==> run a: inputs <==
==> flow/design.v <==
module AudDSP (
    input i_rst_n,
    input i_clk,
    input i_start,  
    input i_pause,  
    input [2:0] i_speed,
    input i_is_slow,
    input i_slow_mode,
    input i_daclrck,                
    input signed [15:0] i_sram_data,
    input [19:0] i_sram_stop_addr,  
    output signed [15:0] o_dac_data,
    output o_en,                    
    output o_is_pause,
    output [19:0] o_sram_addr
);
    localparam S_IDLE = 0;
    localparam S_PAUSE = 1;
    localparam S_PLAY = 2;
    localparam S_EMPTY = 3;
    reg [2:0] state_r, state_w;
    reg is_pause_r, is_pause_w;
    reg is_slow_r, is_slow_w;
    reg slow_mode_r, slow_mode_w;
    reg [2:0] speed_r, speed_w;
    reg [3:0] slow_counter_r, slow_counter_w;
    reg [1:0] get_data_counter_r, get_data_counter_w;
    reg [19:0] addr_r, addr_w;
    reg signed [15:0] sram_data_r, sram_data_w, sram_data_next_r, sram_data_next_w;
    reg [15:0] o_data_r, o_data_w;
    assign o_en = !i_daclrck;
    assign o_dac_data = o_data_r;
    assign o_sram_addr = addr_r;
    assign o_is_pause = is_pause_r;
    always @(*) begin
        state_w = state_r;
        case(state_r)
            S_IDLE: begin
                if(i_start)         state_w = S_PAUSE;
                else                state_w = S_IDLE;
            end
            S_PAUSE: begin
                if(!is_pause_r)     state_w = S_PLAY;
                else                state_w = S_PAUSE;
            end
            S_PLAY: begin
                if(is_pause_r)      state_w = S_PAUSE;
                else begin
                    if(!i_daclrck)  state_w = S_EMPTY;
                    else            state_w = S_PLAY;
                end
            end
            S_EMPTY: begin
                if(is_pause_r)      state_w = S_PAUSE;
                else begin
                    if(!i_daclrck)  state_w = S_EMPTY;
                    else            state_w = S_PLAY;
                end
            end
        endcase
    end
    always @(*) begin
        slow_counter_w = slow_counter_r;
        case(state_r)
            S_IDLE:     slow_counter_w = 0;
            S_PAUSE:    slow_counter_w = 0;
            S_PLAY: begin
                if(is_slow_r && !is_pause_r && i_daclrck) begin
                    if(slow_counter_r == speed_r)   slow_counter_w = 0;
                    else                            slow_counter_w = slow_counter_r + 1;
                end
            end
        endcase
    end
    always @(*) begin
        get_data_counter_w = get_data_counter_r;
        case(state_r)
            S_IDLE:     get_data_counter_w = 0;
            S_PAUSE:    get_data_counter_w = 0;
            S_PLAY: begin
                if(get_data_counter_r < 3)  get_data_counter_w = get_data_counter_r + 1;
            end
            S_EMPTY:    get_data_counter_w = 0;
        endcase
    end
    always @(*) begin
        is_pause_w = is_pause_r;
        case(state_r)
            S_IDLE:                 is_pause_w = 1;
            S_PAUSE: if(i_pause)    is_pause_w = 0;
            S_PLAY:  if(i_pause)    is_pause_w = 1;
            S_EMPTY: if(i_pause)    is_pause_w = 1;
        endcase
    end
    always @(*) begin
        is_slow_w = is_slow_r;
        slow_mode_w = slow_mode_r;
        speed_w = speed_r;
        case(state_r)
            S_IDLE: begin
                is_slow_w = 0;
                slow_mode_w = 0;
                speed_w = 0;
            end
            S_PAUSE: begin
                is_slow_w = i_is_slow;
                slow_mode_w = i_slow_mode;
                speed_w = i_speed;
            end
            S_PLAY: begin
                is_slow_w = is_slow_r;
                slow_mode_w = slow_mode_r;
                speed_w = speed_r;
            end
            S_EMPTY: begin
                is_slow_w = i_is_slow;
                slow_mode_w = i_slow_mode;
                speed_w = i_speed;
            end
        endcase
    end
    reg [20:0] temp_addr;      
    always @(*) begin
        addr_w = addr_r;
        temp_addr = addr_r;
        case(state_r)
            S_IDLE:     temp_addr = 0;
            S_PLAY: begin
                if(get_data_counter_r == 0) begin
                    if(is_slow_r) begin
                        if(slow_counter_r == 0)     temp_addr = addr_r + 1;
                    end
                    else                            temp_addr = addr_r + speed_r + 1;
                end
            end
        endcase
        if(temp_addr > i_sram_stop_addr)    addr_w = 0;
        else                                addr_w = temp_addr;
    end
    always @(*) begin
        sram_data_w = sram_data_r;
        sram_data_next_w = sram_data_next_r;
        case(state_r)
            S_IDLE: begin
                sram_data_w = 0;
                sram_data_next_w = 0;
            end
            S_PAUSE: begin
                sram_data_next_w = i_sram_data;
            end
            S_PLAY: begin
                if(get_data_counter_r == 2) begin
                    if(is_slow_r)begin           
                        if(slow_counter_r == 0) begin
                            sram_data_w = sram_data_next_r;
                            sram_data_next_w = i_sram_data;
                        end
                    end
                    else begin                   
                        sram_data_w = sram_data_next_r;
                        sram_data_next_w = i_sram_data;
                    end
                end
            end
        endcase
    end
    reg signed [16:0] diff;
    reg signed [20:0] diff_counter_prod;
    reg signed [20:0] diff_counter_prod_div_speed;
    always @(*) begin
        o_data_w = o_data_r;
        diff = 0;
        diff_counter_prod = 0;
        diff_counter_prod_div_speed = 0;
        case(state_r)
            S_IDLE: o_data_w = 0;
            S_PLAY: begin
                if(get_data_counter_r == 3) begin
                    if(is_slow_r) begin
                        if(slow_mode_r) begin
                            diff = $signed(sram_data_next_r) - $signed(sram_data_r);
                            diff_counter_prod = $signed(diff) * $signed({1'b0, slow_counter_r});
                            diff_counter_prod_div_speed = $signed($signed(diff_counter_prod) / $signed({1'b0, speed_r + 1}));
                            o_data_w = $signed($signed(sram_data_r) + $signed(diff_counter_prod_div_speed));
                        end
                        else o_data_w = sram_data_r;
                    end
                    else o_data_w = sram_data_r;
                end
            end
        endcase
    end
    always_ff @(posedge i_clk or negedge i_rst_n) begin
        if(!i_rst_n) begin
            state_r <= S_IDLE;
            is_pause_r <= 1;
            addr_r <= 0;
            speed_r <= 0;
            o_data_r <= 0;
            is_slow_r <= 0;
            slow_mode_r <= 0;
            sram_data_r <= 0;
            slow_counter_r <= 0;
            sram_data_next_r <= 0;
            get_data_counter_r <= 0;
        end
        else begin
            state_r <= state_w;
            is_pause_r <= is_pause_w;
            addr_r <= addr_w;
            speed_r <= i_speed;
            o_data_r <= o_data_w;
            is_slow_r <= i_is_slow;
            slow_mode_r <= i_slow_mode;
            sram_data_r <= sram_data_w;
            slow_counter_r <= slow_counter_w;
            sram_data_next_r <= sram_data_next_w;
            get_data_counter_r <= get_data_counter_w;
        end
    end
endmodule
==> flow/run.sh <==
#!/bin/bash
# the make line also repeats each setting of config.mk as NAME=value (left out here)
make -C /OpenROAD-flow-scripts/flow DESIGN_CONFIG=/design/flow/config.mk WORK_HOME=/design/flow/orfs CLKGATE_MAP_FILE= finish
==> flow/config.mk <==
export PLATFORM = sky130hd
export DESIGN_NAME = AudDSP
export DESIGN_NICKNAME = AudDSP
export VERILOG_FILES = /design/flow/design.v
export SDC_FILE = /design/flow/constraint.sdc
export NUM_CORES = 4
export LEC_CHECK = 0
export CAP_MARGIN = 0
export CORE_MARGIN = 2
export CORE_UTILIZATION = 69
export CTS_CLUSTER_DIAMETER = 351
export CTS_CLUSTER_SIZE = 31
export GPL_TIMING_DRIVEN = 0
export PLACE_DENSITY = 0.45
export SETUP_SLACK_MARGIN = -0.16
export SLEW_MARGIN = 20
==> flow/constraint.sdc <==
create_clock -name core_clock -period 129.0 [get_ports {i_clk}]
set_input_delay 25.8000 -clock core_clock [delete_from_list [all_inputs] [get_ports {i_clk}]]
set_output_delay 25.8000 -clock core_clock [all_outputs]
set_load 0.01 [all_outputs]
==> run b (differences from run a) <==
CAP_MARGIN = 20   (was 0)
CORE_UTILIZATION = 45   (was 69)
CTS_CLUSTER_DIAMETER = not set   (was 351)
CTS_CLUSTER_SIZE = not set   (was 31)
GPL_TIMING_DRIVEN = not set   (was 0)
PLACE_DENSITY = not set   (was 0.45)
SETUP_SLACK_MARGIN = not set   (was -0.16)
==> flow/constraint.sdc (replaced) <==
create_clock -name core_clock -period 48.7 [get_ports {i_clk}]
set_input_delay 9.7400 -clock core_clock [delete_from_list [all_inputs] [get_ports {i_clk}]]
set_output_delay 9.7400 -clock core_clock [all_outputs]
set_load 0.01 [all_outputs]
==> run c (differences from run a) <==
CAP_MARGIN = 20   (was 0)
CORE_UTILIZATION = 40   (was 69)
CTS_CLUSTER_DIAMETER = not set   (was 351)
CTS_CLUSTER_SIZE = not set   (was 31)
GPL_ROUTABILITY_DRIVEN = 0   (was not set)
GPL_TIMING_DRIVEN = not set   (was 0)
PLACE_DENSITY = not set   (was 0.45)
SETUP_SLACK_MARGIN = not set   (was -0.16)
SLEW_MARGIN = 25   (was 20)
==> flow/constraint.sdc (replaced) <==
create_clock -name core_clock -period 100.0 [get_ports {i_clk}]
set_input_delay 20.0000 -clock core_clock [delete_from_list [all_inputs] [get_ports {i_clk}]]
set_output_delay 20.0000 -clock core_clock [all_outputs]
set_load 0.01 [all_outputs]
==> comparison table <==
quantity                                                                  run a        run c                       run b
RSZ-0062 raised after global routing                                         no           no                         yes
Total iterations of the first detailed-routing run                           10            5                           6
Buffers, non-clock                                                          201          103                        2194
Finished Cell Area                                                    29930 um2    29960 um2                   47560 um2
Ratio of routed vias to standard cells                                    7.309        6.170                       5.879
Number of global-route vias before repair                                 32040        27430                       38510
Outcome                                                timing/DRC/antenna clean  timing/DRC/antenna clean  complete, but fails checks
Layout check failures                                                         -            -                setup timing
Die boundary height                                                    205.2 um     268.2 um                    253.1 um
Register clock-pin slew on the reported worst setup and hold paths        60 ps        70 ps                       90 ps
Worst Min Path Start                                                o_data_r[4]  o_data_r[1]                o_data_r[10]
Violation count after the first detailed-route iteration                   4554         2846                        3411
Number of antenna repair diodes                                               1            0                           0
Net count reported at finish                                               4347         4249                        6340
Core Density at Floorplan                                                70.12%       40.57%                      45.42%
Post-layout instance count excluding filler cells                          4565         4872                        6822
Number of buffers inserted by post-CTS setup repair                           0            0                         350
Layout non-clock buf frac                                                4.846%       3.265%                      35.17%
Share of the final layout cell area in sequential cells                  7.037%       7.028%                      4.433%
Highest achievable clock rate                                       0.01070 GHz  0.01167 GHz                 0.01598 GHz

========
==> yarrow <==
RTL: the design.v shown in full above, as it stands there.
export LEC_CHECK = 0
export CAP_MARGIN = 20
export CELL_PAD_IN_SITES_GLOBAL_PLACEMENT = 1
export CORE_ASPECT_RATIO = 0.5
export CORE_MARGIN = 2
export CORE_UTILIZATION = 23
export CTS_CLUSTER_DIAMETER = 99
export CTS_CLUSTER_SIZE = 15
export HOLD_SLACK_MARGIN = 0.25
export PLACE_DENSITY = 0.89
export SLEW_MARGIN = 5
export TNS_END_PERCENT = 15
create_clock -name core_clock -period 100.0 [get_ports {i_clk}]
run.sh (not shown) runs the stock make flow with config.mk's settings and CLKGATE_MAP_FILE=.
==> indigo (differences from yarrow) <==
==> flow/config.mk (replaced) <==
export PLATFORM = sky130hd
export DESIGN_NAME = AudDSP
export DESIGN_NICKNAME = AudDSP
export VERILOG_FILES = /design/flow/design.v
export SDC_FILE = /design/flow/constraint.sdc
export NUM_CORES = 4
export LEC_CHECK = 0
export ABC_AREA = 1
export CAP_MARGIN = 20
export CORE_MARGIN = 2
export CORE_UTILIZATION = 72
export CTS_CLUSTER_DIAMETER = 248
export CTS_CLUSTER_SIZE = 96
export PLACE_DENSITY = 0.42
export SLEW_MARGIN = 20
export TNS_END_PERCENT = 15
==> flow/constraint.sdc (replaced) <==
create_clock -name core_clock -period 49.7 [get_ports {i_clk}]
set_input_delay 9.9400 -clock core_clock [delete_from_list [all_inputs] [get_ports {i_clk}]]
set_output_delay 9.9400 -clock core_clock [all_outputs]
set_load 0.01 [all_outputs]
==> nickel (differences from yarrow) <==
==> flow/config.mk (replaced) <==
export PLATFORM = sky130hd
export DESIGN_NAME = AudDSP
export DESIGN_NICKNAME = AudDSP
export VERILOG_FILES = /design/flow/design.v
export SDC_FILE = /design/flow/constraint.sdc
export NUM_CORES = 4
export LEC_CHECK = 0
export CAP_MARGIN = 20
export CORE_MARGIN = 2
export CORE_UTILIZATION = 40
export SLEW_MARGIN = 20
==> flow/constraint.sdc (replaced) <==
create_clock -name core_clock -period 87.7 [get_ports {i_clk}]
set_input_delay 17.5400 -clock core_clock [delete_from_list [all_inputs] [get_ports {i_clk}]]
set_output_delay 17.5400 -clock core_clock [all_outputs]
set_load 0.01 [all_outputs]
==> comparison <==
In yarrow the synthesized cell count is smaller than in indigo, by about 34%. Between indigo and yarrow, the lower clock skew is in yarrow (gap 0.0090 ns). The highest register-to-register slack belongs to yarrow, the lowest to indigo. Sequential share of layout area: indigo < yarrow < nickel. Against indigo, the area after synthesis of nickel is lower by about 16%.
==> figures <==
| metric | nickel | yarrow | indigo |
|---|---|---|---|
| Run status | complete, no violations | complete, no violations | complete, no violations |
| First-pass GRT wire length | 145,900 um | 140,700 um | 166,800 um |
| Met1 routing resource usage after global routing | 36.99% | 19.07% | 52.37% |
| Final Non-Filler Cells | 4,887 | 5,548 | 6,820 |
| Number of antenna violations at the first check in global routing | 1 | 0 | 0 |
| Combined area of the multi-input logic cells | 24,780 um2 | 24,680 um2 | 28,060 um2 |
| Met2 WL | 38,530 um | 38,480 um | 49,870 um |
| Placed cell count | 4,853 | 5,531 | 6,677 |
| DRT Wirelength | 89,900 um | 86,410 um | 110,600 um |
